===== flow/config.mk =====
export PLATFORM = sky130hd
export DESIGN_NAME = chris_slave
export DESIGN_NICKNAME = chris_slave
export VERILOG_FILES = /design/flow/design.v
export SDC_FILE = /design/flow/constraint.sdc
export NUM_CORES = 4
export LEC_CHECK = 0
export CAP_MARGIN = 20
export CORE_MARGIN = 2
export CORE_UTILIZATION = 44
export CTS_CLUSTER_SIZE = 95
export SLEW_MARGIN = 20

===== flow/constraint.sdc =====
create_clock -name core_clock -period 5.38 [get_ports {clock_clk}]
set_input_delay 1.0760 -clock core_clock [delete_from_list [all_inputs] [get_ports {clock_clk}]]
set_output_delay 1.0760 -clock core_clock [all_outputs]
set_load 0.01 [all_outputs]

===== flow/run.sh =====
#!/bin/bash
# the make line also repeats each setting of config.mk as NAME=value (left out here)
make -C /OpenROAD-flow-scripts/flow DESIGN_CONFIG=/design/flow/config.mk WORK_HOME=/design/flow/orfs CLKGATE_MAP_FILE= finish

===== flow/design.v =====
module convolution_core (
input clk,
input reset,
input [31:0] value0,
input [31:0] value1,
input [31:0] value2,
input [31:0] value3,
input [31:0] value4,
input [31:0] value5,
input [31:0] value6,
input [31:0] value7,
input [31:0] value8,
input caculating_start,
output reg caculating_done,
input res_done,
output reg [31:0] ret
);
	parameter kernel0 = 8'd1;
	parameter kernel1 = 8'd2;
	parameter kernel2 = 8'd3;
	parameter kernel3 = 8'd4;
	parameter kernel4 = 8'd5;
	parameter kernel5 = 8'd6;
	parameter kernel6 = 8'd7;
	parameter kernel7 = 8'd8;
	parameter kernel8 = 8'd9;
	reg [31:0] Add0,Add1,Add2,Add3,Add4,Add5,Add6,Add7,Add8;
	reg [1:0] status;
	reg [31:0] reg_31, reg_32, reg_33;
	always @(posedge clk) begin
		if (reset) begin
			status <= 2'b00;
			ret <= 32'hffffffff;
			caculating_done <= 1'b0;
		end else if (status == 2'b00 && caculating_start) begin
			Add0 <= value0 * kernel0;
			Add1 <= value1 * kernel1;
			Add2 <= value2 * kernel2;
			Add3 <= value3 * kernel3;
			Add4 <= value4 * kernel4;
			Add5 <= value5 * kernel5;
			Add6 <= value6 * kernel6;
			Add7 <= value7 * kernel7;
			Add8 <= value8 * kernel8;
			status <= 1'b01;
		end else if (status == 2'b01 && caculating_start) begin
			reg_31 <= Add0+Add1+Add2;
			reg_32 <= Add3+Add4+Add5;
			reg_33 <= Add6+Add7+Add8;
			status <= 2'b10;
		end else if (status == 2'b10 && caculating_start) begin
			ret <= reg_31 + reg_32 + reg_33;
			status <= 2'b11;  
			caculating_done <= 1'b1;
		end else  if (caculating_start == 1'b0)begin
			caculating_done <= 1'b0;
			status <= 2'b00;
		end
	end 
endmodule
`timescale 1 ps / 1 ps
module chris_slave (
		input  wire [3:0]  avs_s0_address,      
		input  wire        avs_s0_read,         
		output wire [31:0] avs_s0_readdata,     
		input  wire        avs_s0_write,        
		input  wire [31:0] avs_s0_writedata,    
		output wire        avs_s0_waitrequest,  
		input  wire        clock_clk,           
		input  wire        reset_reset,         
		output wire        LEDR                 
	);
	reg [31:0] reg_out;
	assign avs_s0_readdata = reg_out;
   reg			Reg_Status_Read;
   reg			Reg_Status_Write;
	reg 			reg_write_done;
	reg 			reg_read_done;
   reg [31:0] 		reg_value[8:0];
	reg 				led_out;
	reg [31:0] reg_res;
   assign avs_s0_waitrequest = Reg_Status_Read&Reg_Status_Write;
	assign LEDR = led_out;
	reg reg_module_caculation_end;
	reg reg_modue_caculating_start;
	reg reg_module_end;
	reg reg_module_start;
   convolution_core instance_convolution(.clk(clock_clk),
	.reset(reset_reset),
	.value0(reg_value[0]),
	.value1(reg_value[1]),
	.value2(reg_value[2]),
	.value3(reg_value[3]),
	.value4(reg_value[4]),
	.value5(reg_value[5]),
	.value6(reg_value[6]),
	.value7(reg_value[7]),
	.value8(reg_value[8]),
	.caculating_start(reg_modue_caculating_start),
	.caculating_done(reg_module_caculation_end),
	.res_done(reg_module_end),
	.ret(reg_res)
	);
	 reg [3:0] reg_current_status, reg_next_status;
	 parameter IDLE = 4'b0001;
    parameter CALCULATING = 4'b0010;
    parameter WAITTING = 4'b0100;
    parameter FINISH = 4'b1000;
	 always@(posedge clock_clk)
    begin
        if(reset_reset)
            reg_current_status <= IDLE;
        else
            reg_current_status <= reg_next_status;
    end
    always@(reg_current_status or reg_read_done or reg_module_caculation_end or reg_write_done or reset_reset)
    begin
        if(reset_reset)
            reg_next_status = IDLE;
        else
        begin
            case(reg_current_status)
                IDLE:reg_next_status = reg_read_done?CALCULATING:IDLE;
                CALCULATING:reg_next_status = reg_module_caculation_end?WAITTING:CALCULATING;
                WAITTING:reg_next_status = reg_write_done?FINISH:WAITTING;
                FINISH: reg_next_status = IDLE;
                default: reg_next_status = IDLE;
            endcase
        end
    end
	 always@(posedge clock_clk) begin
		if (reset_reset) begin
			led_out <= 1'b0;
			reg_module_start<= 1'b0;
			reg_module_end	<= 1'b0;
			reg_modue_caculating_start <= 1'b0;
		end else begin
		case(reg_current_status)
			IDLE: begin
				reg_module_start<= 1'b0;
				reg_module_end	<= 1'b0;
				reg_modue_caculating_start <= 1'b0;
			end
			CALCULATING: begin
				led_out <= 1'b1;
				reg_module_start <= 1'b1;
				reg_modue_caculating_start <= 1'b1;
			end
			WAITTING:begin
				reg_modue_caculating_start <= 1'b0;
				reg_module_end <= 1'b1;
			end
			FINISH:begin
				reg_module_start <= 1'b0;
				reg_module_end	<= 1'b0;
				reg_modue_caculating_start <= 1'b0;
				led_out <= 1'b0;
			end
			default:begin
			end
		endcase
	 end 
	 end
	always @(posedge clock_clk)
	  if (reset_reset) begin
			Reg_Status_Write <= 1'b1;
			reg_read_done <= 1'b0;
			reg_value[0] <= 32'h00000000;
			reg_value[1] <= 32'h00000000;
			reg_value[2] <= 32'h00000000;
			reg_value[3] <= 32'h00000000;
			reg_value[4] <= 32'h00000000;
			reg_value[5] <= 32'h00000000;
			reg_value[6] <= 32'h00000000;
			reg_value[7] <= 32'h00000000;
			reg_value[8] <= 32'h00000000;			
	  end else if (!avs_s0_waitrequest && avs_s0_write) begin
			case (avs_s0_address[3:0])
				4'b0000: reg_value[0] <= avs_s0_writedata;
				4'b0001: reg_value[1] <= avs_s0_writedata;
				4'b0010: reg_value[2] <= avs_s0_writedata;
				4'b0011: reg_value[3] <= avs_s0_writedata;
				4'b0100: reg_value[4] <= avs_s0_writedata;
				4'b0101: reg_value[5] <= avs_s0_writedata;
				4'b0110: reg_value[6] <= avs_s0_writedata;
				4'b0111: reg_value[7] <= avs_s0_writedata;
				4'b1000:begin
					reg_value[8] <= avs_s0_writedata;
					reg_read_done <= 1'b1;  
				end
			endcase		
			Reg_Status_Write <= 1'b1;
	  end else if (avs_s0_waitrequest && avs_s0_write)begin
			Reg_Status_Write <= 1'b0;
	  end else begin
			if(reg_module_end) begin
				reg_read_done <= 1'b0;
			end 
			Reg_Status_Write <= 1'b1;	
	  end
   always @(posedge clock_clk)
	if (reset_reset) begin
		Reg_Status_Read <= 1'b1;	
		reg_write_done <= 1'b0;
		reg_out <= 32'hffffffff;
	end else if (!avs_s0_waitrequest && avs_s0_read) begin
		Reg_Status_Read <= 1'b1;
		reg_write_done <= 1'b1;	
	end else if(avs_s0_waitrequest && avs_s0_read && reg_current_status == WAITTING) begin
		case (avs_s0_address[3:0])
				4'b0000: reg_out <= reg_value[0];
				4'b0001: reg_out <= reg_value[1];
				4'b0010: reg_out <= reg_value[2];
				4'b0011: reg_out <= reg_value[3];
				4'b0100: reg_out <= reg_value[4];
				4'b0101: reg_out <= reg_value[5];
				4'b0110: reg_out <= reg_value[6];
				4'b0111: reg_out <= reg_value[7];
				4'b1000: reg_out <= reg_value[8];
				4'b1001: reg_out <= reg_res;
			default:reg_out <= 32'hffffffff;
		endcase
		Reg_Status_Read <= 1'b0;	
	end else begin
		Reg_Status_Read <= 1'b1;
		if (reg_module_end) begin
			reg_write_done <= 1'b0;
		end
	end
endmodule

==> reports/results.ini, run 1 <==
[detailed_routing]
dr.pass1.iters=9
ant_nets=0
avgRoutedWirePerCell_um=23.7
num_antenna_cells=0
wirelength_um=131000
drc_errors=0
via_per_inst=5.90
drtIter0Drc=3934
vias=32600

[global_routing]
grt.total_usage_pct=26.6
antenna_found_initial=3
grt_pass1_vias=30900
grt_pass1_wl_um=195000
grt_max_degree=101
overflow=0

[critical_path]
cp-startpoint=reg_value[6][0]$_SDFFE_PP0P_
crit_path_end=instance_convolution.Add6[30]$_DFFE_PP_
reg2reg_from=reg_value[6][0]$_SDFFE_PP0P_
ff2ff_setup_slack_ns=1.17
cpPeakStageDelay_ns=0.55
cp.arrival_ns=4.67
r2r_cells=14
crit_cells=14
end_kind=register
critPathMaxFanout=5
slowest_stage=fa_1
r2r_end=instance_convolution.Add6[30]$_DFFE_PP_
crit_chain=fa_1 -> ha_1 -> inv_1 -> fa_1 -> nor2b_1 -> o31a_1 -> nor3_1 -> o21ai_0 -> o21ai_1 -> o21ai_1 -> a311o_1 -> a21oi_1 -> or4_1 -> o311ai_1
critPathBufInv=1
crit_required_ns=5.84
criticalPathCategory=reg2reg
startpoint_type=register
cp_top_family=AND-OR/OR-AND gates

[clocking]
clock_sink_count=744
htree_levels=3
root_buffer=clkbuf_16
cts_tree=done
clk_pin_slew_ns=0.07
cts_hold_buf=0
postCtsResizedCells=0
cts_buffers=82
cts_setup_buffers=0
cts_buffer_depth=3
clk_latency_ns=0.65

[power_and_ir_drop]
powerComb_mw=0.268
internal_power_mw=9.36
power_per_cell_area_nw_per_um2=258
switchingPower_mw=2.69
post-layout-total-power_mw=12.1
pg_clk_mw=5.86
vdd_drop_max_mv=0.222
p_seq_mw=5.92
power_frac_seq_pct=49.2
clkPwrFrac_pct=48.6
power.group.top=registers
leakage_nw=19.5
comb_power_share_pct=2.2
switching_share_pct=22.3

[floorplanning]
floorplan.core_util_pct=44.5
coreArea_um2=93600
die_y_um=312
rows=112
die_area_um2=97200
dieWidth_um=312
top_level_ports=74

[worst_hold_path]
whs_path_depth=0
min_to=instance_convolution.Add0[20]$_DFFE_PP_
hold_start=reg_value[0][20]$_SDFFE_PP0P_
min_path_type=reg2reg

[timing]
relSlewSlack_pct=26.9
period_used_pct=78.3
tns_ns=0
drv_slew=0
worst_slack_ns=1.17
worst_pin_slew_ns=1.10
finalSetupViolCount=0
skew_ns=0.0202
hold_ws_ns=0.455
rsz0062_at_grt=no
max_freq_ghz=0.237
final-hold-violation-count=0
finalCriticalPeriod_ns=4.21

[cells_and_area]
fillers=8655
syn_to_final_growth_pct=12.0
nets=4718
fin_util_pct=49.9

[synthesis]
yosys.area.top_type=edfxtp_1
adder_share_pct=17.2
simple_gate_area_share_pct=13.0
synth_area_per_cell_um2=9.99
aoi_share_pct=17.4
common_cells=776 x nand2_1, 520 x a21oi_1, 377 x edfxtp_1
synthArstFlopShare_pct=0
edf_count=377
syn_nets=4696
syn_area_um2=41700
ys_sh_xor_pct=4.98
topCombFamilyByArea=AND-OR/OR-AND gates
synth_cell_types=75
yosysTopAreaCellShare_pct=27.2
ys_seq_share_pct=44.8
syn_inst=4175
top_cells_by_area=edfxtp_1 27%, dfxtp_1 18%, ha_1 9.8%
synthFlopType=edfxtp_1
yosysWarnings=4
most_common_cell=nand2_1
ys_chip_area_um2=41700
ys_cells=4175
ys_seq_elements=744
mux_area_share_pct=0.0990

[placement]
io_buffers=73
dpl.hpwl_um=97100
place_ws_ns=1.14
place.gp.congestion=0.931

[run_status]
status=timing/DRC/antenna clean

[job]
maxCapViolCount=0
tool_warnings=28

==> cell type report <==
cell class | count | area [um^2] | area share [%]
clock inverter | 41 | 349 | 0.747
multi-input combinational | 3156 | 22100 | 47.3
clock buffer | 111 | 2460 | 5.28
tap | 1254 | 1570 | 3.36
timing repair buffer | 130 | 1250 | 2.68
inverter | 83 | 312 | 0.667
sequential | 744 | 18700 | 40.0
==> through the flow <==
| step | instance area, um^2 | std cells |
|---|---|---|
| 2_1_floorplan | 41700 | 4175 |
| 3_3_place_gp | 43900 | 5367 |
| 3_5_place_dp | 43900 | 5367 |
| 4_1_cts | 46700 | 5519 |
| 5_1_grt | 46700 | 5519 |
| 6_report | 46700 | 5519 |
==> per-layer routing <==
layer | GRT usage [%] | vias up | routed length [um]
met3 | 5.92 | 181 | 14600
met1 | 40.1 | 15800 | 58900
met5 | 0.840 | - | 113
li1 | - | 15100 | -
met2 | 38.6 | 1488 | 54600
met4 | 5.64 | 2 | 2550
==> run 2: changes to the inputs <==
- ABC_AREA: default -> 1
- CAP_MARGIN: 20 -> 35
- CORE_MARGIN: 2 -> 5
- CORE_UTILIZATION: 44 -> 62
- CTS_CLUSTER_SIZE: 95 -> default
- MIN_ROUTING_LAYER: default -> met2
- TNS_END_PERCENT: default -> 35
- clock period: 5.38 -> 5.9 ns (I/O delays scaled with it)
==> run 2 against run 1 <==
  * The flow now stops in global routing
  * Synthesized cell count grew 36%
  * Synthesized area rose by 11%
  * Die size down 18%
==> reports/results.ini, run 2 <==
[synthesis]
aoi_share_pct=13.9  ; -3.5 points
most_common_cell=nand2_1
edf_count=377  ; unchanged
syn_area_um2=46200  ; +11%
topCombFamilyByArea=simple AND/OR/NAND/NOR gates
syn_nets=6208  ; +32%
yosysWarnings=4  ; unchanged
mux_area_share_pct=0  ; -0.099 points
yosysTopAreaCellShare_pct=24.5  ; -2.6 points
yosys.area.top_type=edfxtp_1
adder_share_pct=15.6  ; -1.7 points
ys_seq_elements=744  ; unchanged
ys_chip_area_um2=46200  ; +11%
ys_seq_share_pct=40.4  ; -4.4 points
common_cells=1197 x nand2_1, 660 x nor2_1, 557 x a21oi_1
synthFlopType=edfxtp_1
ys_cells=5687  ; +36%
syn_inst=5687  ; +36%
ys_sh_xor_pct=3.34  ; -1.6 points
top_cells_by_area=edfxtp_1 25%, dfxtp_1 16%, nand2_1 9.7%
synth_cell_types=41  ; -45%
synth_area_per_cell_um2=8.12  ; -19%
synthArstFlopShare_pct=0  ; unchanged
simple_gate_area_share_pct=20.6  ; +7.6 points

[floorplanning]
rows=100  ; -11%
floorplan.core_util_pct=62.2  ; +18 points
dieWidth_um=283  ; -9.3%
die_area_um2=80000  ; -18%
die_y_um=283  ; -9.3%
coreArea_um2=74200  ; -21%
top_level_ports=74  ; unchanged

[clocking]
htree_levels=3  ; unchanged
cts_buffer_depth=3  ; unchanged
root_buffer=clkbuf_16
cts_hold_buf=0  ; unchanged
cts_buffers=78  ; -4.9%
cts_setup_buffers=0  ; unchanged
postCtsResizedCells=0  ; unchanged
clock_sink_count=744  ; unchanged

[global_routing]
overflow=167
grt.total_usage_pct=72.0

[run_status]
lastStage=global routing
firstError=[ERROR GRT-0116] Global routing finished with congestion. Check the congestion regions in the DRC Viewer.
status=did not finish

[placement]
place_ws_ns=1.91  ; +0.768 ns
io_buffers=73  ; unchanged
place_area_um2=47700  ; +8.8%
placed_cells=6588  ; +23%
place.gp.congestion=1.27  ; +36%
dpl.hpwl_um=137000  ; +41%

==> run 2: metrics by stage <==
step / setup TNS (ns) / hold WS, ns
2_1_floorplan: -69.27 / 0.400
3_3_place_gp: 0 / 0.413
3_5_place_dp: 0 / 0.413
4_1_cts: 0 / 0.415
==> run 2: layer usage <==
metal / GRT overflow / track usage [%]
met5: 37 / 58.9
met4: 1 / 43.4
met3: 125 / 84.6
met2: 4 / 78.0
met1: - / -
==> run 3: changes to the inputs <==
- ABC_AREA: 1 -> default
- CAP_MARGIN: 35 -> 0
- CELL_PAD_IN_SITES_DETAIL_PLACEMENT: default -> 0
- CORE_MARGIN: 5 -> 2
- CORE_UTILIZATION: 62 -> 72
- CTS_CLUSTER_DIAMETER: default -> 190
- CTS_CLUSTER_SIZE: default -> 53
- GPL_ROUTABILITY_DRIVEN: default -> 1
- HOLD_SLACK_MARGIN: default -> -0.09
- MIN_ROUTING_LAYER: met2 -> default
- PLACE_DENSITY: default -> 0.64
- SETUP_SLACK_MARGIN: default -> 0.6
- SLEW_MARGIN: 20 -> 10
- TNS_END_PERCENT: 35 -> 20
- clock period: 5.9 -> 2.12 ns (I/O delays scaled with it)
==> run 3 against run 2 <==
  * The flow again stops in global routing
  * Die size is 25% lower
  * Synthesized area is 9.7% lower
  * Synthesized cell count is 27% lower
==> reports/results.ini, run 3 <==
[synthesis]
syn_nets=4696  ; -24%
yosysWarnings=4  ; unchanged
top_cells_by_area=edfxtp_1 27%, dfxtp_1 18%, ha_1 9.8%
synth_cell_types=75  ; +83%
edf_count=377  ; unchanged
ys_chip_area_um2=41700  ; -9.7%
topCombFamilyByArea=AND-OR/OR-AND gates
common_cells=776 x nand2_1, 520 x a21oi_1, 377 x edfxtp_1
ys_seq_elements=744  ; unchanged
yosys.area.top_type=edfxtp_1
mux_area_share_pct=0.0990  ; +0.099 points
ys_seq_share_pct=44.8  ; +4.4 points
synthFlopType=edfxtp_1
syn_area_um2=41700  ; -9.7%
ys_cells=4175  ; -27%
most_common_cell=nand2_1
aoi_share_pct=17.4  ; +3.5 points
syn_inst=4175  ; -27%
synth_area_per_cell_um2=9.99  ; +23%
yosysTopAreaCellShare_pct=27.2  ; +2.6 points
simple_gate_area_share_pct=13.0  ; -7.6 points
synthArstFlopShare_pct=0  ; unchanged
adder_share_pct=17.2  ; +1.7 points
ys_sh_xor_pct=4.98  ; +1.6 points

[placement]
place.gp.congestion=1.00  ; -21%
io_buffers=73  ; unchanged
dpl.hpwl_um=103000  ; -25%
place_ws_ns=-1.68  ; -3.59 ns

[clocking]
clock_sink_count=744  ; unchanged
htree_levels=1  ; -2
root_buffer=clkbuf_16
cts_buffers=18  ; -77%
cts_hold_buf=0  ; unchanged
cts_buffer_depth=3  ; unchanged

[floorplanning]
die_area_um2=59800  ; -25%
dieWidth_um=245  ; -14%
rows=88  ; -12%
floorplan.core_util_pct=72.5  ; +10 points
coreArea_um2=57500  ; -23%
top_level_ports=74  ; unchanged
die_y_um=245  ; -14%

[global_routing]
grt.total_usage_pct=109
overflow=6923

[run_status]
status=did not finish
firstError=[ERROR GRT-0232] Routing congestion too high. Check the congestion heatmap in the GUI.
lastStage=global routing

-- run 3: through the flow --
stage,util [%],hold WS (ns),cells,instance area (um^2),power (mW)
floorplan,-,0.400,4175,41800,15.7
global placement,87.1,0.404,5719,50100,16.1
detailed placement,87.1,0.418,5719,50100,16.1
CTS,94.3,0.0609,5871,54200,21.7
-- run 3: timing repair --
item	4_1_cts
endpoints found under the setup margin	980
pin swaps	315
buffers inserted	121
resized	598
hold endpoints to repair	0
-- run 3: layer usage --
layer	global-route usage, %	overflow
met5	73.7	34
met2	142	5127
met4	122	1399
met1	94.7	190
met3	85.0	173
==> run 4: changes to the inputs <==
- CAP_MARGIN: 0 -> 5
- CELL_PAD_IN_SITES_GLOBAL_PLACEMENT: default -> 1
- CORE_MARGIN: 2 -> 6
- CORE_UTILIZATION: 72 -> 30
- CTS_CLUSTER_DIAMETER: 190 -> 291
- CTS_CLUSTER_SIZE: 53 -> 15
- GPL_ROUTABILITY_DRIVEN: 1 -> default
- HOLD_SLACK_MARGIN: -0.09 -> 0.19
- MAX_ROUTING_LAYER: default -> met4
- MIN_ROUTING_LAYER: default -> met2
- PLACE_DENSITY: 0.64 -> default
- PLACE_DENSITY_LB_ADDON: default -> 0.22
- SETUP_SLACK_MARGIN: 0.6 -> 1.06
- SLEW_MARGIN: 10 -> 35
- TNS_END_PERCENT: 20 -> default
- clock period: 2.12 -> 6.85 ns (I/O delays scaled with it)
==> run 4 against run 3 <==
  * Now fails the layout checks on design-rule violations
  * Synthesized cell count unchanged
  * Synthesized area stayed put
  * Die size is 150% higher
==> reports/results.ini, run 4 <==
[critical_path]
crit_required_ns=7.42
end_kind=register
cp.arrival_ns=5.11
r2r_cells=13
criticalPathCategory=reg2reg
r2r_end=instance_convolution.ret[27]$_SDFFE_PP1P_
cpPeakStageDelay_ns=0.52
cp-startpoint=instance_convolution.reg_33[1]$_DFFE_PP_
cp_top_family=AND-OR/OR-AND gates
crit_cells=13
slowest_stage=fa_1
crit_path_end=instance_convolution.ret[27]$_SDFFE_PP1P_
crit_chain=fa_1 -> ha_1 -> fa_1 -> a211oi_1 -> nor2_1 -> o31ai_1 -> a311oi_1 -> o211ai_1 -> nand2_1 -> a31oi_1 -> o21ai_0 -> xnor2_1 -> o21ai_0
critPathBufInv=0
ff2ff_setup_slack_ns=2.31
startpoint_type=register
reg2reg_from=instance_convolution.reg_33[1]$_DFFE_PP_
critPathMaxFanout=4

[detailed_routing]
dr.pass1.iters=55
vias=44400
via_per_inst=7.37
avgRoutedWirePerCell_um=25.9
wirelength_um=156000
drc_errors=4
drtIter0Drc=8891
ant_nets=0

[synthesis]
simple_gate_area_share_pct=13.0  ; unchanged
mux_area_share_pct=0.0990  ; unchanged
aoi_share_pct=17.4  ; unchanged
syn_nets=4696  ; unchanged
topCombFamilyByArea=AND-OR/OR-AND gates
ys_cells=4175  ; unchanged
ys_chip_area_um2=41700  ; unchanged
syn_area_um2=41700  ; unchanged
syn_inst=4175  ; unchanged
synth_cell_types=75  ; unchanged
synthArstFlopShare_pct=0  ; unchanged
ys_sh_xor_pct=4.98  ; unchanged
yosysWarnings=4  ; unchanged
yosys.area.top_type=edfxtp_1
top_cells_by_area=edfxtp_1 27%, dfxtp_1 18%, ha_1 9.8%
ys_seq_elements=744  ; unchanged
adder_share_pct=17.2  ; unchanged
most_common_cell=nand2_1
ys_seq_share_pct=44.8  ; unchanged
edf_count=377  ; unchanged
yosysTopAreaCellShare_pct=27.2  ; unchanged
common_cells=776 x nand2_1, 520 x a21oi_1, 377 x edfxtp_1
synth_area_per_cell_um2=9.99  ; unchanged
synthFlopType=edfxtp_1

[clocking]
cts_tree=done
cts_buffers=55  ; +37
cts_hold_buf=0  ; unchanged
postCtsResizedCells=0  ; -100%
clk_pin_slew_ns=0.08
cts_setup_buffers=0  ; -100%
clk_latency_ns=0.73
cts_buffer_depth=3  ; unchanged
clock_sink_count=744  ; unchanged
root_buffer=clkbuf_16
htree_levels=2  ; +1

[worst_hold_path]
whs_path_depth=1
min_path_type=reg2reg
min_to=reg_modue_caculating_start$_SDFFE_PP0P_
hold_start=reg_current_status[0]$_DFF_P_

[global_routing]
grt_pass1_vias=47300
overflow=0
grt.total_usage_pct=32.2
grt_pass1_wl_um=224000
antenna_found_initial=1
grt_max_degree=181

[power_and_ir_drop]
power.group.top=registers
pg_clk_mw=3.35
internal_power_mw=6.20
powerComb_mw=0.237
leakage_nw=18.8
switching_share_pct=24.7
clkPwrFrac_pct=40.7
switchingPower_mw=2.03
comb_power_share_pct=2.9
vdd_drop_max_mv=0.181
power_frac_seq_pct=56.5
power_per_cell_area_nw_per_um2=178
p_seq_mw=4.65

[run_status]
violations=design-rule violations
status=failed layout checks

[timing]
relSlewSlack_pct=27.9
max_freq_ghz=0.220
tns_ns=0
hold_ws_ns=0.447
period_used_pct=66.3
worst_pin_slew_ns=1.08
finalSetupViolCount=0
drv_slew=0
finalCriticalPeriod_ns=4.54
rsz0062_at_grt=no
skew_ns=0.0213
final-hold-violation-count=0

[job]
maxCapViolCount=0
tool_warnings=27

[cells_and_area]
syn_to_final_growth_pct=10.7
fin_cells=6022
nets=4684
fillers=14000
postLayoutCellArea_um2=46100

[floorplanning]
die_y_um=385  ; +57%
coreArea_um2=138000  ; +140%
rows=136  ; +55%
dieWidth_um=385  ; +57%
floorplan.core_util_pct=30.3  ; -42 points
die_area_um2=148000  ; +150%
top_level_ports=74  ; unchanged

[placement]
placed_cells=5898  ; +3.1%
dpl.hpwl_um=109000  ; +6.1%
place_area_um2=44500  ; -11%
place.gp.congestion=0.989  ; -1.2%
io_buffers=73  ; unchanged

[run 4: per-stage QoR]
stage	total power, mW	worst slack, ns	utilization (%)
4_1_cts	8.16	2.50	33.4
2_1_floorplan	4.85	1.27	-
3_3_place_gp	4.96	2.33	32.3
5_1_grt	8.39	2.12	33.5
3_5_place_dp	4.96	2.30	32.3
6_report	8.23	2.31	33.5
[run 4: routing by layer]
metal | routed length [um] | global-route usage, % | vias up
met2 | 71400 | 34.5 | 13000
met5 | 0 | - | -
li1 | - | - | 14900
met1 | 0 | - | 15300
met4 | 10800 | 4.18 | 0
met3 | 74000 | 47.3 | 1225
[run 4: area by class of cell]
type / count / area (um^2) / area share (%)
Timing Repair Buffer: 123 / 1170 / 2.54
Tap cell: 1794 / 2240 / 4.87
Multi-Input combinational cell: 3156 / 22100 / 48.0
Sequential cell: 744 / 18700 / 40.5
Inverter: 83 / 312 / 0.675
Antenna cell: 23 / 57.6 / 0.125
Clock buffer: 97 / 1530 / 3.32
Clock inverter: 2 / 17.5 / 0.0380
==> run 5: changes to the inputs <==
- ABC_AREA: default -> 1
- CAP_MARGIN: 5 -> 0
- CELL_PAD_IN_SITES_GLOBAL_PLACEMENT: 1 -> default
- CORE_MARGIN: 6 -> 2
- CORE_UTILIZATION: 30 -> 72
- CTS_CLUSTER_DIAMETER: 291 -> 357
- CTS_CLUSTER_SIZE: 15 -> 19
- GPL_ROUTABILITY_DRIVEN: default -> 0
- HOLD_SLACK_MARGIN: 0.19 -> 0.29
- MAX_ROUTING_LAYER: met4 -> default
- MIN_ROUTING_LAYER: met2 -> default
- PLACE_DENSITY_LB_ADDON: 0.22 -> 0.04
- SETUP_SLACK_MARGIN: 1.06 -> 0.24
- SLEW_MARGIN: 35 -> 40
- TNS_END_PERCENT: default -> 85
- clock period: 6.85 -> 2.66 ns (I/O delays scaled with it)
==> run 5 against run 4 <==
  * The flow now stops in global routing
  * Synthesized cell count increased by 36%
  * Synthesized area increased by 11%
  * Die size decreased by 55%
==> reports/results.ini, run 5 <==
[synthesis]
ys_cells=5687  ; +36%
ys_seq_elements=744  ; unchanged
ys_seq_share_pct=40.4  ; -4.4 points
top_cells_by_area=edfxtp_1 25%, dfxtp_1 16%, nand2_1 9.7%
aoi_share_pct=13.9  ; -3.5 points
adder_share_pct=15.6  ; -1.7 points
simple_gate_area_share_pct=20.6  ; +7.6 points
topCombFamilyByArea=simple AND/OR/NAND/NOR gates
syn_area_um2=46200  ; +11%
yosys.area.top_type=edfxtp_1
synthFlopType=edfxtp_1
yosysTopAreaCellShare_pct=24.5  ; -2.6 points
ys_sh_xor_pct=3.34  ; -1.6 points
most_common_cell=nand2_1
yosysWarnings=4  ; unchanged
synth_cell_types=41  ; -45%
mux_area_share_pct=0  ; -0.099 points
ys_chip_area_um2=46200  ; +11%
syn_nets=6208  ; +32%
syn_inst=5687  ; +36%
edf_count=377  ; unchanged
synth_area_per_cell_um2=8.12  ; -19%
synthArstFlopShare_pct=0  ; unchanged
common_cells=1197 x nand2_1, 660 x nor2_1, 557 x a21oi_1

[global_routing]
overflow=330
grt.total_usage_pct=82.0

[run_status]
firstError=[ERROR GRT-0232] Routing congestion too high. Check the congestion heatmap in the GUI.
status=did not finish
lastStage=global routing

[clocking]
cts_hold_buf=0  ; unchanged
root_buffer=clkbuf_16
cts_buffers=45  ; -18%
cts_buffer_depth=3  ; unchanged
clock_sink_count=744  ; unchanged
htree_levels=2  ; unchanged

[floorplanning]
rows=92  ; -32%
top_level_ports=74  ; unchanged
coreArea_um2=63200  ; -54%
die_area_um2=66200  ; -55%
dieWidth_um=257  ; -33%
die_y_um=257  ; -33%
floorplan.core_util_pct=73.1  ; +43 points

[placement]
io_buffers=73  ; unchanged
placed_cells=6666  ; +13%
place_ws_ns=-0.170  ; -2.47 ns
dpl.hpwl_um=129000  ; +18%

## run 5: timing repair
item,4_1_cts
cloned,0
endpoints found under the setup margin,139
gates resized,489
buffers inserted,38
pin swaps,150
## run 5: per-layer routing
layer  GRT overflow  GRT usage [%]
met2            138           92.8
met5              3           51.8
met3             22           72.5
met1             32           83.6
met4            135           77.1
## run 5: through the flow
| step | utilization [%] | area [um^2] | hold slack [ns] |
|---|---|---|---|
| after floorplan | - | 46300 | 0.400 |
| after global placement | 78.1 | 49400 | 0.410 |
| after detailed placement | 78.1 | 49400 | 0.417 |
| after CTS | 84.4 | 53300 | 0.316 |
==> run 6: changes to the inputs <==
- ABC_AREA: 1 -> default
- CAP_MARGIN: 0 -> 20
- CELL_PAD_IN_SITES_DETAIL_PLACEMENT: 0 -> default
- CORE_UTILIZATION: 72 -> 64
- CTS_CLUSTER_DIAMETER: 357 -> default
- CTS_CLUSTER_SIZE: 19 -> 13
- GPL_ROUTABILITY_DRIVEN: 0 -> default
- HOLD_SLACK_MARGIN: 0.29 -> default
- PLACE_DENSITY_LB_ADDON: 0.04 -> default
- SETUP_SLACK_MARGIN: 0.24 -> default
- SLEW_MARGIN: 40 -> 20
- TNS_END_PERCENT: 85 -> default
- clock period: 2.66 -> 4.51 ns (I/O delays scaled with it)
==> run 6 against run 5 <==
  * Synthesized cell count is 27% lower
  * Synthesized area is 9.7% lower
  * Now clean on timing, DRC and antenna
  * Die size increased by 1.5%
==> reports/results.ini, run 6 <==
[cells_and_area]
fillers=4908
final-comb-area_um2=22100
flop_area_um2=18700
nets=4714
postLayoutCellArea_um2=46000
fin_cells=5116
syn_to_final_growth_pct=10.4

[critical_path]
critPathBufInv=1
crit_path_frequent_cell=fa_1
crit_path_end=instance_convolution.reg_31[31]$_DFFE_PP_
slowest_stage=fa_1
crit_required_ns=4.87
crit_chain=fa_1 -> ha_1 -> inv_1 -> fa_1 -> nor2b_1 -> o31a_1 -> o2111ai_1 -> a21o_1 -> o211ai_1 -> a221o_1 -> a31oi_1 -> nor3_1 -> o22ai_1 -> xnor2_1
startpoint_type=register
cpPeakStageDelay_ns=0.55
r2r_cells=14
reg2reg_from=instance_convolution.Add2[1]$_DFFE_PP_
crit_cells=14
r2r_end=instance_convolution.reg_31[31]$_DFFE_PP_
criticalPathCategory=reg2reg
ff2ff_setup_slack_ns=0.26
cp-startpoint=instance_convolution.Add2[1]$_DFFE_PP_
critPathMaxFanout=4
cp_top_family=AND-OR/OR-AND gates
cp.arrival_ns=4.60
end_kind=register

[floorplanning]
floorplan.core_util_pct=64.7  ; -8.4 points
die_y_um=259  ; +0.77%
top_level_ports=74  ; unchanged
rows=93  ; +1.1%
coreArea_um2=64500  ; +2.0%
dieWidth_um=259  ; +0.77%
die_area_um2=67200  ; +1.5%

[synthesis]
synthArstFlopShare_pct=0  ; unchanged
simple_gate_area_share_pct=13.0  ; -7.6 points
syn_area_um2=41700  ; -9.7%
yosysWarnings=4  ; unchanged
synth_cell_types=75  ; +83%
synth_area_per_cell_um2=9.99  ; +23%
most_common_cell=nand2_1
aoi_share_pct=17.4  ; +3.5 points
top_cells_by_area=edfxtp_1 27%, dfxtp_1 18%, ha_1 9.8%
ys_seq_elements=744  ; unchanged
yosysTopAreaCellShare_pct=27.2  ; +2.6 points
edf_count=377  ; unchanged
synthFlopType=edfxtp_1
ys_sh_xor_pct=4.98  ; +1.6 points
yosys.area.top_type=edfxtp_1
common_cells=776 x nand2_1, 520 x a21oi_1, 377 x edfxtp_1
syn_nets=4696  ; -24%
mux_area_share_pct=0.0990  ; +0.099 points
ys_seq_share_pct=44.8  ; +4.4 points
ys_cells=4175  ; -27%
syn_inst=4175  ; -27%
adder_share_pct=17.2  ; +1.7 points
topCombFamilyByArea=AND-OR/OR-AND gates
ys_chip_area_um2=41700  ; -9.7%

[run_status]
status=timing/DRC/antenna clean

[detailed_routing]
drtIter0Drc=4781
via_per_inst=6.47
ant_nets=0
vias=33100
wirelength_um=127000
drc_errors=0
avgRoutedWirePerCell_um=24.8
dr.pass1.iters=7

[timing]
relSlewSlack_pct=40.5
drv_slew=0
finalSetupViolCount=0
final-hold-violation-count=0
finalCriticalPeriod_ns=4.25
tns_ns=0
rsz0062_at_grt=no
skew_ns=0.0281
worst_pin_slew_ns=0.871
worst_slack_ns=0.262
period_used_pct=94.2
max_freq_ghz=0.235

[clocking]
cts_buffer_depth=3  ; unchanged
clock_sink_count=744  ; unchanged
cts_buffers=82  ; +82%
postCtsResizedCells=0  ; -100%
cts_tree=done
htree_levels=3  ; +1
root_buffer=clkbuf_16
cts_setup_buffers=0  ; -100%
clk_pin_slew_ns=0.06
clk_latency_ns=0.63
cts_hold_buf=0  ; unchanged

[power_and_ir_drop]
powerComb_mw=0.317
switching_share_pct=21.5
clkPwrFrac_pct=47.5
pg_clk_mw=6.68
comb_power_share_pct=2.3
switchingPower_mw=3.02
power_frac_seq_pct=50.2
power.group.top=registers
power_per_cell_area_nw_per_um2=306
p_seq_mw=7.07
vdd_drop_max_mv=0.310
internal_power_mw=11.1
leakage_nw=19.3

[placement]
place_area_um2=43400  ; -12%
io_buffers=73  ; unchanged
place.gp.congestion=0.959
dpl.hpwl_um=91000  ; -29%
placed_cells=4964  ; -26%
place_ws_ns=0.380  ; +0.549 ns

[job]
maxCapViolCount=0
tool_warnings=31

[worst_hold_path]
hold_start=instance_convolution.Add4[0]$_DFFE_PP_
min_path_type=reg2reg
whs_path_depth=0
min_to=instance_convolution.reg_32[0]$_DFFE_PP_

[global_routing]
grt_pass1_wl_um=191000
overflow=0
grt.total_usage_pct=38.2
grt_max_degree=104
grt_pass1_vias=31600
antenna_found_initial=8

[run 6: final cells by class]
type / count / area share, %
Sequential cell: 744 / 40.6
Clock buffer: 118 / 5.04
Inverter: 83 / 0.677
Multi-Input combinational cell: 3156 / 48.0
Timing Repair Buffer: 126 / 2.68
Antenna cell: 1 / 0.00544
Clock inverter: 33 / 0.710
Tap cell: 855 / 2.33
[run 6: routing by layer]
layer	wire length (um)	GRT usage [%]
met1	53700	57.0
met2	52000	54.7
met3	17800	11.2
met4	3270	9.28
met5	96	0
[run 6: per-stage QoR]
stage	hold slack [ns]	util (%)	power, mW
floorplan	0.400	-	7.37
global placement	0.436	67.3	7.51
detailed placement	0.412	67.3	7.51
CTS	0.453	71.4	14.1
global route	0.459	71.4	14.4
finish	0.450	71.4	14.1
==> run 7: changes to the inputs <==
- ABC_AREA: default -> 1
- CAP_MARGIN: 20 -> 0
- CELL_PAD_IN_SITES_DETAIL_PLACEMENT: default -> 0
- CORE_UTILIZATION: 64 -> 72
- CTS_CLUSTER_DIAMETER: default -> 190
- CTS_CLUSTER_SIZE: 13 -> 19
- GPL_ROUTABILITY_DRIVEN: default -> 0
- PLACE_DENSITY_LB_ADDON: default -> 0.04
- SETUP_SLACK_MARGIN: default -> 0.0
- SLEW_MARGIN: 20 -> 10
- TNS_END_PERCENT: default -> 85
- clock period: 4.51 -> 3.18 ns (I/O delays scaled with it)
==> run 7 against run 6 <==
  * Synthesized area up 11%
  * Critical path depth shrank 4
  * Design area increased by 7.0%
  * Core utilization increased by 6.6 points
  * Count of clock-buffer cells in the layout is 38 lower
  * Register-to-register slack lost 0.14 ns
  * Via count rose by 31%
  * Total power grew 19%
  * Combinational power grew 110%
  * Sequential cell count stayed put
  * Non-clock buffer count unchanged
  * Die size fell by 1.5%
  * Critical endpoint is now instance_convolution.reg_31[29]$_DFFE_PP_
  * Highest routed layer unchanged
==> reports/results.ini, run 7 <==
[run_status]
status=timing/DRC/antenna clean

[critical_path]
cp_top_family=AND-OR/OR-AND gates
crit_path_end=instance_convolution.reg_31[29]$_DFFE_PP_
crit_path_frequent_cell=nand2_1
reg2reg_from=instance_convolution.Add2[16]$_DFFE_PP_
cpPeakStageDelay_ns=0.52  ; -0.03 ns
crit_required_ns=3.55  ; -1.32 ns
cp-startpoint=instance_convolution.Add2[16]$_DFFE_PP_
ff2ff_setup_slack_ns=0.12  ; -0.14 ns
end_kind=register
crit_cells=10  ; -4
slowest_stage=fa_1
criticalPathCategory=reg2reg
critPathBufInv=0  ; -1
critPathMaxFanout=4  ; unchanged
cp.arrival_ns=3.43  ; -1.17 ns
startpoint_type=register
r2r_cells=10  ; -4
r2r_end=instance_convolution.reg_31[29]$_DFFE_PP_
crit_chain=fa_1 -> ha_1 -> a21oi_1 -> o21ai_0 -> a21oi_1 -> nor2_1 -> nor2_1 -> nand2_1 -> nand2_1 -> nand2_1

[synthesis]
yosysTopAreaCellShare_pct=24.5  ; -2.6 points
ys_sh_xor_pct=3.34  ; -1.6 points
top_cells_by_area=edfxtp_1 25%, dfxtp_1 16%, nand2_1 9.7%
ys_chip_area_um2=46200  ; +11%
syn_area_um2=46200  ; +11%
simple_gate_area_share_pct=20.6  ; +7.6 points
mux_area_share_pct=0  ; -0.099 points
yosys.area.top_type=edfxtp_1
synthArstFlopShare_pct=0  ; unchanged
common_cells=1197 x nand2_1, 660 x nor2_1, 557 x a21oi_1
adder_share_pct=15.6  ; -1.7 points
yosysWarnings=4  ; unchanged
synthFlopType=edfxtp_1
ys_cells=5687  ; +36%
most_common_cell=nand2_1
ys_seq_share_pct=40.4  ; -4.4 points
synth_area_per_cell_um2=8.12  ; -19%
syn_inst=5687  ; +36%
topCombFamilyByArea=simple AND/OR/NAND/NOR gates
edf_count=377  ; unchanged
aoi_share_pct=13.9  ; -3.5 points
ys_seq_elements=744  ; unchanged
synth_cell_types=41  ; -45%
syn_nets=6208  ; +32%

[clocking]
clk_latency_ns=0.65  ; +0.02 ns
cts_buffers=45  ; -45%
cts_tree=done
clk_pin_slew_ns=0.08  ; +0.02 ns
clock_sink_count=744  ; unchanged
postCtsResizedCells=0  ; unchanged
cts_hold_buf=0  ; unchanged
cts_setup_buffers=0  ; unchanged
htree_levels=2  ; -1
root_buffer=clkbuf_16
cts_buffer_depth=3  ; unchanged

[timing]
final-hold-violation-count=0  ; unchanged
drv_slew=0  ; unchanged
finalCriticalPeriod_ns=3.06  ; -1.19 ns
period_used_pct=96.1  ; +1.9 points
skew_ns=0.0471  ; +0.0191 ns
relSlewSlack_pct=28.6  ; -12 points
worst_pin_slew_ns=1.07  ; +0.200 ns
finalSetupViolCount=0  ; unchanged
hold_ws_ns=0.404  ; -0.0453 ns
max_freq_ghz=0.327  ; +39%
worst_slack_ns=0.123  ; -0.139 ns
rsz0062_at_grt=no
tns_ns=0  ; unchanged

[power_and_ir_drop]
power_frac_seq_pct=59.8  ; +9.6 points
internal_power_mw=12.9  ; +17%
power_per_cell_area_nw_per_um2=341  ; +12%
powerComb_mw=0.657  ; +110%
post-layout-total-power_mw=16.8  ; +19%
vdd_drop_max_mv=0.474  ; +53%
comb_power_share_pct=3.9  ; +1.6 points
switching_share_pct=22.9  ; +1.5 points
power.group.top=registers
p_seq_mw=10.0  ; +41%
leakage_nw=21.1  ; +9.1%
switchingPower_mw=3.85  ; +28%
pg_clk_mw=6.10  ; -8.7%
clkPwrFrac_pct=36.3  ; -11 points

[cells_and_area]
nets=6216  ; +32%
fin_util_pct=77.9  ; +6.6 points
syn_to_final_growth_pct=6.64

[detailed_routing]
drtIter0Drc=8190  ; +71%
dr.pass1.iters=15  ; +8
wirelength_um=163000  ; +28%
avgRoutedWirePerCell_um=24.7  ; -0.29%
via_per_inst=6.59  ; +1.8%
vias=43400  ; +31%
ant_nets=0  ; unchanged
drc_errors=0  ; unchanged

[floorplanning]
rows=92  ; -1.1%
dieWidth_um=257  ; -0.76%
coreArea_um2=63200  ; -2.0%
die_area_um2=66200  ; -1.5%
top_level_ports=74  ; unchanged
floorplan.core_util_pct=73.1  ; +8.4 points
die_y_um=257  ; -0.76%

[job]
maxCapViolCount=0  ; unchanged
tool_warnings=30  ; -3.2%

[worst_hold_path]
whs_path_depth=3  ; +3
min_path_type=in2reg
min_to=Reg_Status_Read$_SDFF_PP1_
hold_start=reset_reset

[global_routing]
grt.total_usage_pct=48.2  ; +10 points
grt_pass1_vias=39000  ; +24%
grt_max_degree=268  ; +160%
overflow=0  ; unchanged
antenna_found_initial=10  ; +2
grt_pass1_wl_um=238000  ; +24%

[placement]
io_buffers=73  ; unchanged
place_ws_ns=0.243  ; -0.136 ns
dpl.hpwl_um=126000  ; +39%

==> run 7: metrics by stage <==
| stage | area, um^2 | instances |
|---|---|---|
| 6_report | 49200 | 6584 |
| 5_1_grt | 49200 | 6577 |
| 4_1_cts | 49200 | 6577 |
| 3_5_place_dp | 47900 | 6494 |
| 3_3_place_gp | 47900 | 6494 |
| 2_1_floorplan | 46300 | 5687 |
==> run 7: final cells by class <==
| class | count | area (um^2) |
|---|---|---|
| repair buffers | 126 | 1270 |
| well taps | 846 | 1060 |
| fillers | 4579 | 13900 |
| flip-flops and latches | 744 | 18700 |
| inverters | 576 | 2170 |
| multi-input cells | 4202 | 24700 |
| clock buffers | 80 | 1280 |
| diodes | 7 | 17.5 |
| clock inverters | 3 | 52.6 |
==> run 7: layer usage <==
metal / track usage (%) / vias up / share of wire [%]
met5: 0.292 / - / 0.086
met4: 29.3 / 14 / 8.2
met3: 16.3 / 729 / 17
met2: 67.0 / 3723 / 39
met1: 65.1 / 19800 / 35
li1: - / 19100 / -
==> run 8: changes to the inputs <==
- CTS_CLUSTER_DIAMETER: 190 -> 357
- HOLD_SLACK_MARGIN: default -> 0.29
- SLEW_MARGIN: 10 -> 40
- clock period: 3.18 -> 2.49 ns (I/O delays scaled with it)
==> run 8 against run 7 <==
  * Synthesized area unchanged
  * The run now fails in global routing
  * Synthesized cell count unchanged
  * Die size is the same
==> reports/results.ini, run 8 <==
[floorplanning]
die_area_um2=66200  ; unchanged
coreArea_um2=63200  ; unchanged
rows=92  ; unchanged
top_level_ports=74  ; unchanged
floorplan.core_util_pct=73.1  ; unchanged
die_y_um=257  ; unchanged
dieWidth_um=257  ; unchanged

[synthesis]
top_cells_by_area=edfxtp_1 25%, dfxtp_1 16%, nand2_1 9.7%
syn_inst=5687  ; unchanged
ys_seq_share_pct=40.4  ; unchanged
aoi_share_pct=13.9  ; unchanged
topCombFamilyByArea=simple AND/OR/NAND/NOR gates
common_cells=1197 x nand2_1, 660 x nor2_1, 557 x a21oi_1
mux_area_share_pct=0  ; unchanged
synth_area_per_cell_um2=8.12  ; unchanged
ys_sh_xor_pct=3.34  ; unchanged
ys_chip_area_um2=46200  ; unchanged
yosys.area.top_type=edfxtp_1
synthFlopType=edfxtp_1
simple_gate_area_share_pct=20.6  ; unchanged
ys_seq_elements=744  ; unchanged
yosysWarnings=4  ; unchanged
most_common_cell=nand2_1
adder_share_pct=15.6  ; unchanged
synth_cell_types=41  ; unchanged
syn_nets=6208  ; unchanged
synthArstFlopShare_pct=0  ; unchanged
yosysTopAreaCellShare_pct=24.5  ; unchanged
syn_area_um2=46200  ; unchanged
edf_count=377  ; unchanged
ys_cells=5687  ; unchanged

[global_routing]
overflow=235
grt.total_usage_pct=79.9

[clocking]
htree_levels=2  ; unchanged
cts_buffers=45  ; unchanged
clock_sink_count=744  ; unchanged
cts_buffer_depth=3  ; unchanged
root_buffer=clkbuf_16

[placement]
placed_cells=6877  ; +5.9%
dpl.hpwl_um=132000  ; +4.7%
place_ws_ns=-0.358  ; -0.601 ns
io_buffers=73  ; unchanged

[run_status]
status=did not finish
firstError=[ERROR GRT-0232] Routing congestion too high. Check the congestion heatmap in the GUI.
lastStage=global routing

[run 8: what timing repair did]
item                       in CTS
hold buffers                    1
hold endpoints to repair       11
setup endpoints to repair     111
pin swaps                      67
resized                       246
buffers inserted               23
[run 8: stage by stage]
step,cell area (um^2),setup TNS (ns)
4_1_cts,53600,-0.780
3_5_place_dp,51000,-35.28
3_3_place_gp,51000,-14.01
2_1_floorplan,46300,-1086.43
[run 8: layer usage]
metal,global-route usage [%],overflow
met5,42.8,1
met4,74.9,91
met3,69.6,18
met2,92.4,109
met1,81.2,16
==> run 9: changes to the inputs <==
- CAP_MARGIN: 0 -> 20
- CELL_PAD_IN_SITES_DETAIL_PLACEMENT: 0 -> 2
- CELL_PAD_IN_SITES_GLOBAL_PLACEMENT: default -> 1
- CORE_MARGIN: 2 -> 5
- CORE_UTILIZATION: 72 -> 62
- CTS_CLUSTER_DIAMETER: 357 -> 190
- CTS_CLUSTER_SIZE: 19 -> 84
- GPL_ROUTABILITY_DRIVEN: 0 -> default
- GPL_TIMING_DRIVEN: default -> 0
- HOLD_SLACK_MARGIN: 0.29 -> default
- MAX_ROUTING_LAYER: default -> met5
- MIN_ROUTING_LAYER: default -> met1
- PLACE_DENSITY_LB_ADDON: 0.04 -> default
- SETUP_SLACK_MARGIN: 0.0 -> -0.18
- SLEW_MARGIN: 40 -> 30
- TNS_END_PERCENT: 85 -> 35
- clock period: 2.49 -> 3.36 ns (I/O delays scaled with it)
==> run 9 against run 8 <==
  * The run fails in detailed placement
  * Synthesized area did not move
  * Die size rose by 21%
  * Synthesized cell count did not move
==> reports/results.ini, run 9 <==
[run_status]
status=did not finish
lastStage=detailed placement
firstError=[ERROR DPL-0033] detailed placement checks failed during check placement.

[synthesis]
synthFlopType=edfxtp_1
synth_cell_types=41  ; unchanged
topCombFamilyByArea=simple AND/OR/NAND/NOR gates
ys_seq_elements=744  ; unchanged
synth_area_per_cell_um2=8.12  ; unchanged
yosys.area.top_type=edfxtp_1
ys_seq_share_pct=40.4  ; unchanged
ys_cells=5687  ; unchanged
yosysTopAreaCellShare_pct=24.5  ; unchanged
aoi_share_pct=13.9  ; unchanged
simple_gate_area_share_pct=20.6  ; unchanged
top_cells_by_area=edfxtp_1 25%, dfxtp_1 16%, nand2_1 9.7%
ys_chip_area_um2=46200  ; unchanged
synthArstFlopShare_pct=0  ; unchanged
most_common_cell=nand2_1
edf_count=377  ; unchanged
ys_sh_xor_pct=3.34  ; unchanged
common_cells=1197 x nand2_1, 660 x nor2_1, 557 x a21oi_1
syn_inst=5687  ; unchanged
yosysWarnings=4  ; unchanged
syn_nets=6208  ; unchanged
adder_share_pct=15.6  ; unchanged
mux_area_share_pct=0  ; unchanged
syn_area_um2=46200  ; unchanged

[placement]
place.gp.congestion=1.16
io_buffers=44  ; -40%

[floorplanning]
die_y_um=283  ; +10%
dieWidth_um=283  ; +10%
die_area_um2=80000  ; +21%
coreArea_um2=74200  ; +17%
top_level_ports=74  ; unchanged
floorplan.core_util_pct=62.2  ; -11 points
rows=100  ; +8.7%

==> run 9: stage by stage <==
| step | power, mW | worst slack [ns] | hold WS, ns | setup TNS, ns |
|---|---|---|---|---|
| 2_1_floorplan | 10.0 | -2.28 | 0.400 | -822.58 |
| 3_3_place_gp | 10.3 | -4.04 | 0.406 | -1429.41 |
==> run 10: changes to the inputs <==
- CAP_MARGIN: 20 -> 0
- CELL_PAD_IN_SITES_DETAIL_PLACEMENT: 2 -> 0
- CELL_PAD_IN_SITES_GLOBAL_PLACEMENT: 1 -> default
- CORE_MARGIN: 5 -> 2
- CORE_UTILIZATION: 62 -> 72
- CTS_CLUSTER_DIAMETER: 190 -> 357
- CTS_CLUSTER_SIZE: 84 -> 19
- GPL_ROUTABILITY_DRIVEN: default -> 0
- GPL_TIMING_DRIVEN: 0 -> default
- HOLD_SLACK_MARGIN: default -> 0.29
- MAX_ROUTING_LAYER: met5 -> default
- MIN_ROUTING_LAYER: met1 -> default
- PLACE_DENSITY_LB_ADDON: default -> 0.04
- SETUP_SLACK_MARGIN: -0.18 -> 0.0
- SLEW_MARGIN: 30 -> 40
- TNS_END_PERCENT: 35 -> 85
- clock period: 3.36 -> 2.67 ns (I/O delays scaled with it)
==> run 10 against run 9 <==
  * Synthesized cell count did not move
  * The layout now fails its checks (negative setup slack)
  * Synthesized area did not move
  * Die size fell by 17%
==> reports/results.ini, run 10 <==
[global_routing]
grt.total_usage_pct=49.0
grt_pass1_vias=40500
grt_pass1_wl_um=243000
antenna_found_initial=8
overflow=0
grt_max_degree=241

[clocking]
htree_levels=2
cts_buffers=45
root_buffer=clkbuf_16
cts_buffer_depth=3
clk_pin_slew_ns=0.09
clock_sink_count=744
clk_latency_ns=0.66
cts_tree=done

[critical_path]
cp-startpoint=instance_convolution.Add2[10]$_DFFE_PP_
end_kind=register
r2r_end=instance_convolution.reg_31[16]$_DFFE_PP_
critPathMaxFanout=4
cpPeakStageDelay_ns=0.51
cp_top_family=adder cells
criticalPathCategory=reg2reg
ff2ff_setup_slack_ns=-0.17
slowest_stage=fa_1
startpoint_type=register
crit_path_end=instance_convolution.reg_31[16]$_DFFE_PP_
crit_cells=7
crit_required_ns=3.06
cp.arrival_ns=3.23
r2r_cells=7
reg2reg_from=instance_convolution.Add2[10]$_DFFE_PP_
crit_chain=fa_1 -> ha_1 -> nand2_1 -> o21a_1 -> o21ai_1 -> a21oi_1 -> xnor2_2
critPathBufInv=0

[power_and_ir_drop]
vdd_drop_max_mv=0.512
pg_clk_mw=7.33
switchingPower_mw=4.74
comb_power_share_pct=4.4
clkPwrFrac_pct=36.3
leakage_nw=22.1
internal_power_mw=15.4
power_per_cell_area_nw_per_um2=388
switching_share_pct=23.5
power.group.top=registers
power_frac_seq_pct=59.3
powerComb_mw=0.883
p_seq_mw=12.0
post-layout-total-power_mw=20.2

[synthesis]
ys_chip_area_um2=46200  ; unchanged
edf_count=377  ; unchanged
simple_gate_area_share_pct=20.6  ; unchanged
yosysTopAreaCellShare_pct=24.5  ; unchanged
adder_share_pct=15.6  ; unchanged
mux_area_share_pct=0  ; unchanged
yosysWarnings=4  ; unchanged
synth_cell_types=41  ; unchanged
syn_inst=5687  ; unchanged
syn_area_um2=46200  ; unchanged
yosys.area.top_type=edfxtp_1
common_cells=1197 x nand2_1, 660 x nor2_1, 557 x a21oi_1
syn_nets=6208  ; unchanged
aoi_share_pct=13.9  ; unchanged
synth_area_per_cell_um2=8.12  ; unchanged
ys_seq_share_pct=40.4  ; unchanged
ys_cells=5687  ; unchanged
topCombFamilyByArea=simple AND/OR/NAND/NOR gates
synthFlopType=edfxtp_1
ys_seq_elements=744  ; unchanged
ys_sh_xor_pct=3.34  ; unchanged
top_cells_by_area=edfxtp_1 25%, dfxtp_1 16%, nand2_1 9.7%
synthArstFlopShare_pct=0  ; unchanged
most_common_cell=nand2_1

[cells_and_area]
postLayoutCellArea_um2=52000
nets=6394
syn_to_final_growth_pct=12.7
fin_cells=6762

[timing]
period_used_pct=106
rsz0062_at_grt=yes
tns_ns=-0.737
skew_ns=0.0540
finalCriticalPeriod_ns=2.84
finalSetupViolCount=18
max_freq_ghz=0.352
relSlewSlack_pct=37.6
worst_pin_slew_ns=0.936
final-hold-violation-count=0
worst_slack_ns=-0.171
hold_ws_ns=0.426
drv_slew=0

[placement]
place_area_um2=49300
dpl.hpwl_um=128000
io_buffers=73  ; +66%
placed_cells=6646

[floorplanning]
coreArea_um2=63200  ; -15%
top_level_ports=74  ; unchanged
rows=92  ; -8.0%
dieWidth_um=257  ; -9.1%
floorplan.core_util_pct=73.1  ; +11 points
die_area_um2=66200  ; -17%
die_y_um=257  ; -9.1%

[job]
tool_warnings=34
maxCapViolCount=0

[worst_hold_path]
hold_start=instance_convolution.Add4[0]$_DFFE_PP_
whs_path_depth=0
min_to=instance_convolution.reg_32[0]$_DFFE_PP_
min_path_type=reg2reg

[detailed_routing]
ant_nets=0
drtIter0Drc=8665
drc_errors=0
avgRoutedWirePerCell_um=25.3
wirelength_um=171000
vias=45100
via_per_inst=6.68
dr.pass1.iters=14

[run_status]
violations=negative setup slack
status=failed layout checks

run 10: layer usage:
layer / GRT usage, % / vias up / routed length [um] / part of all wire [%]
met1: 65.2 / 20500 / 58200 / 34
met4: 29.8 / 8 / 15100 / 8.8
met5: 0 / - / 54 / 0.032
li1: - / 19500 / - / -
met3: 17.1 / 1010 / 29900 / 17
met2: 68.8 / 4142 / 68000 / 40
run 10: cell type report:
cell class | instances | area [um^2]
Multi-Input combinational cell | 4202 | 25900
Tap cell | 846 | 1060
Inverter | 576 | 2170
Sequential cell | 744 | 18700
Fill cell | 3936 | 11200
Clock inverter | 4 | 57.6
Antenna cell | 6 | 15.0
Clock buffer | 80 | 1260
Timing Repair Buffer | 304 | 2860
run 10: what timing repair did:
action	4_1_cts	5_1_grt
hold endpoints to repair	1	0
pin swaps	7	46
resized	30	305
setup endpoints to repair	39	109
hold buffers	1	0
buffers inserted	3	22
run 10: through the flow:
stage                     setup WS [ns]  utilization, %
after floorplan                   -2.83               -
after global placement           -0.182            77.9
after detailed placement         -0.286            77.9
after CTS                       -0.0333            80.2
after global routing             -0.167            82.3
final                            -0.171            82.3
==> run 11: changes to the inputs <==
- ABC_AREA: 1 -> default
- CORE_UTILIZATION: 72 -> 70
- CTS_CLUSTER_DIAMETER: 357 -> 190
- CTS_CLUSTER_SIZE: 19 -> 31
- HOLD_SLACK_MARGIN: 0.29 -> default
- PLACE_DENSITY_LB_ADDON: 0.04 -> default
- SETUP_SLACK_MARGIN: 0.0 -> 0.73
- SLEW_MARGIN: 40 -> 10
- TNS_END_PERCENT: 85 -> 75
- clock period: 2.67 -> 2.46 ns (I/O delays scaled with it)
==> run 11 against run 10 <==
  * The run now fails in global routing
  * Die size down 7.0%
  * Synthesized cell count down 27%
  * Synthesized area down 9.7%
==> reports/results.ini, run 11 <==
[synthesis]
topCombFamilyByArea=AND-OR/OR-AND gates
yosys.area.top_type=edfxtp_1
aoi_share_pct=17.4  ; +3.5 points
syn_area_um2=41700  ; -9.7%
edf_count=377  ; unchanged
syn_inst=4175  ; -27%
common_cells=776 x nand2_1, 520 x a21oi_1, 377 x edfxtp_1
synthArstFlopShare_pct=0  ; unchanged
most_common_cell=nand2_1
syn_nets=4696  ; -24%
ys_seq_elements=744  ; unchanged
mux_area_share_pct=0.0990  ; +0.099 points
ys_chip_area_um2=41700  ; -9.7%
synth_area_per_cell_um2=9.99  ; +23%
yosysTopAreaCellShare_pct=27.2  ; +2.6 points
ys_seq_share_pct=44.8  ; +4.4 points
adder_share_pct=17.2  ; +1.7 points
synth_cell_types=75  ; +83%
ys_cells=4175  ; -27%
yosysWarnings=4  ; unchanged
top_cells_by_area=edfxtp_1 27%, dfxtp_1 18%, ha_1 9.8%
synthFlopType=edfxtp_1
simple_gate_area_share_pct=13.0  ; -7.6 points
ys_sh_xor_pct=4.98  ; +1.6 points

[clocking]
cts_hold_buf=0  ; -1
cts_buffer_depth=3  ; unchanged
htree_levels=1  ; -1
cts_buffers=27  ; -40%
root_buffer=clkbuf_16
clock_sink_count=744  ; unchanged

[floorplanning]
die_y_um=248  ; -3.6%
rows=89  ; -3.3%
top_level_ports=74  ; unchanged
die_area_um2=61500  ; -7.0%
floorplan.core_util_pct=70.8  ; -2.3 points
coreArea_um2=58900  ; -6.8%
dieWidth_um=248  ; -3.6%

[run_status]
lastStage=global routing
status=did not finish
firstError=[ERROR GRT-0232] Routing congestion too high. Check the congestion heatmap in the GUI.

[global_routing]
overflow=22
grt.total_usage_pct=71.1

[placement]
dpl.hpwl_um=100000  ; -22%
place_area_um2=49400  ; +0.26%
placed_cells=5633  ; -15%
place_ws_ns=-1.44  ; -1.15 ns
io_buffers=73  ; unchanged

==> run 11: what timing repair did <==
action,in CTS
setup endpoints to repair,828
pin swaps,274
gates resized,482
setup buffers,124
==> run 11: layer usage <==
metal | GRT usage, % | overflow
met1 | 71.3 | 0
met2 | 90.4 | 3
met4 | 67.3 | 7
met5 | 25.4 | 0
met3 | 54.1 | 12
==> run 11: stage by stage <==
step / hold WS [ns] / TNS [ns]
after global placement: 0.405 / -125.39
after CTS: 0.129 / -101.31
after floorplan: 0.400 / -396.96
after detailed placement: 0.418 / -140.61
==> run 12: changes to the inputs <==
- CAP_MARGIN: 0 -> 20
- CELL_PAD_IN_SITES_DETAIL_PLACEMENT: 0 -> default
- CTS_CLUSTER_DIAMETER: 190 -> default
- CTS_CLUSTER_SIZE: 31 -> 41
- GPL_ROUTABILITY_DRIVEN: 0 -> default
- MAX_ROUTING_LAYER: default -> met4
- PLACE_DENSITY: default -> 0.64
- SETUP_SLACK_MARGIN: 0.73 -> default
- SLEW_MARGIN: 10 -> 20
- TNS_END_PERCENT: 75 -> default
- clock period: 2.46 -> 3.45 ns (I/O delays scaled with it)
==> run 12 against run 11 <==
  * The layout now fails its checks (negative setup slack)
  * Die size did not move
  * Synthesized cell count did not move
  * Synthesized area did not move
==> reports/results.ini, run 12 <==
[cells_and_area]
final-comb-area_um2=23200
nets=4983
fin_util_pct=83.6
flop_area_um2=18700
postLayoutCellArea_um2=49300
syn_to_final_growth_pct=18.1
fillers=3421

[timing]
max_freq_ghz=0.252
final-hold-violation-count=0
worst_pin_slew_ns=0.917
rsz0062_at_grt=yes
skew_ns=0.0306
tns_ns=-3.97
finalCriticalPeriod_ns=3.97
drv_slew=0
relSlewSlack_pct=38.9
period_used_pct=115
worst_slack_ns=-0.520
finalSetupViolCount=25

[worst_hold_path]
min_path_type=reg2reg
min_to=instance_convolution.reg_32[0]$_DFFE_PP_
hold_start=instance_convolution.Add4[0]$_DFFE_PP_
whs_path_depth=0

[detailed_routing]
ant_nets=0
drtIter0Drc=4934
wl_met3_um=22200
drc_errors=0
via_per_inst=6.69
vias=35500
dr.pass1.iters=9
wl_met1_um=50400
avgRoutedWirePerCell_um=25.6
maxUsedRoutingLayer=met4
wirelength_um=136000
route.met2.wl_um=58000

[synthesis]
mux_area_share_pct=0.0990  ; unchanged
yosysTopAreaCellShare_pct=27.2  ; unchanged
ys_chip_area_um2=41700  ; unchanged
ys_seq_elements=744  ; unchanged
synthArstFlopShare_pct=0  ; unchanged
synthFlopType=edfxtp_1
ys_cells=4175  ; unchanged
syn_area_um2=41700  ; unchanged
topCombFamilyByArea=AND-OR/OR-AND gates
synth_area_per_cell_um2=9.99  ; unchanged
aoi_share_pct=17.4  ; unchanged
syn_inst=4175  ; unchanged
ys_sh_xor_pct=4.98  ; unchanged
edf_count=377  ; unchanged
top_cells_by_area=edfxtp_1 27%, dfxtp_1 18%, ha_1 9.8%
yosys.area.top_type=edfxtp_1
adder_share_pct=17.2  ; unchanged
syn_nets=4696  ; unchanged
synth_cell_types=75  ; unchanged
common_cells=776 x nand2_1, 520 x a21oi_1, 377 x edfxtp_1
simple_gate_area_share_pct=13.0  ; unchanged
most_common_cell=nand2_1
ys_seq_share_pct=44.8  ; unchanged
yosysWarnings=4  ; unchanged

[clocking]
root_buffer=clkbuf_16
cts_hold_buf=0  ; unchanged
clk_pin_slew_ns=0.06
cts_buffers=78  ; +190%
htree_levels=3  ; +2
clk_latency_ns=0.64
cts_tree=done
clock_sink_count=744  ; unchanged
cts_buffer_depth=3  ; unchanged

[global_routing]
overflow=0
grt_pass1_wl_um=197000
grt_pass1_vias=33800
antenna_found_initial=8
grt_max_degree=147
grt.total_usage_pct=44.5

[critical_path]
crit_path_end=instance_convolution.reg_32[28]$_DFFE_PP_
cp.arrival_ns=4.32
criticalPathCategory=reg2reg
end_kind=register
crit_required_ns=3.80
crit_path_frequent_cell=o31a_1
ff2ff_setup_slack_ns=-0.52
critPathMaxFanout=2
cp-startpoint=instance_convolution.Add5[2]$_DFFE_PP_
reg2reg_from=instance_convolution.Add5[2]$_DFFE_PP_
startpoint_type=register
crit_chain=fa_1 -> ha_2 -> inv_2 -> fa_2 -> nor2b_2 -> o31a_1 -> nand4_1 -> a31oi_4 -> a311o_1 -> a211oi_2 -> o31a_1 -> o21bai_1 -> a21oi_2 -> xnor2_1
cpPeakStageDelay_ns=0.59
critPathBufInv=1
slowest_stage=fa_1
crit_cells=14
cp_top_family=AND-OR/OR-AND gates
r2r_end=instance_convolution.reg_32[28]$_DFFE_PP_
r2r_cells=14

[run_status]
status=failed layout checks
violations=negative setup slack

[floorplanning]
top_level_ports=74  ; unchanged
dieWidth_um=248  ; unchanged
die_area_um2=61500  ; unchanged
die_y_um=248  ; unchanged
coreArea_um2=58900  ; unchanged
rows=89  ; unchanged
floorplan.core_util_pct=70.8  ; unchanged

[placement]
place.gp.congestion=0.974
place_area_um2=45100  ; -8.7%
io_buffers=73  ; unchanged
dpl.hpwl_um=93800  ; -6.2%

[power_and_ir_drop]
leakage_nw=21.0
power.group.top=registers
comb_power_share_pct=2.4
power_frac_seq_pct=50.7
vdd_drop_max_mv=0.451
switching_share_pct=21.7
power_per_cell_area_nw_per_um2=370
p_seq_mw=9.24
pg_clk_mw=8.53
powerComb_mw=0.438
clkPwrFrac_pct=46.9
switchingPower_mw=3.95
internal_power_mw=14.3

[job]
tool_warnings=34
maxCapViolCount=0

==> run 12: cell type report <==
type,instances,share of cell area (%)
flip-flops and latches,744,37.9
well taps,773,1.96
clock inverters,33,0.630
diodes,8,0.0406
clock buffers,112,4.56
multi-input cells,3156,47.1
repair buffers,399,7.07
inverters,83,0.658
==> run 12: timing repair <==
item | CTS | global route
gates resized | 102 | 151
setup buffers | 31 | 28
endpoints found under the setup margin | 56 | 74
pin swaps | 88 | 145
==> run 12: stage by stage <==
step           std cells  total power, mW  worst slack (ns)  hold WS [ns]
3_3_place_gp        5107             9.83            -0.266         0.403
6_report            5308             18.2            -0.520         0.418
2_1_floorplan       4175             9.63            -0.219         0.400
5_1_grt             5307             18.5            -0.528         0.420
4_1_cts             5283             18.1            -0.224         0.418
3_5_place_dp        5107             9.83            -0.387         0.405
==> run 12: routing by layer <==
layer | up-vias | global-route usage [%]
met4 | 0 | 14.4
met5 | - | -
met3 | 431 | 16.1
li1 | 15600 | -
met1 | 16900 | 59.1
met2 | 2504 | 63.5
Power and IR drop assume default switching activity.
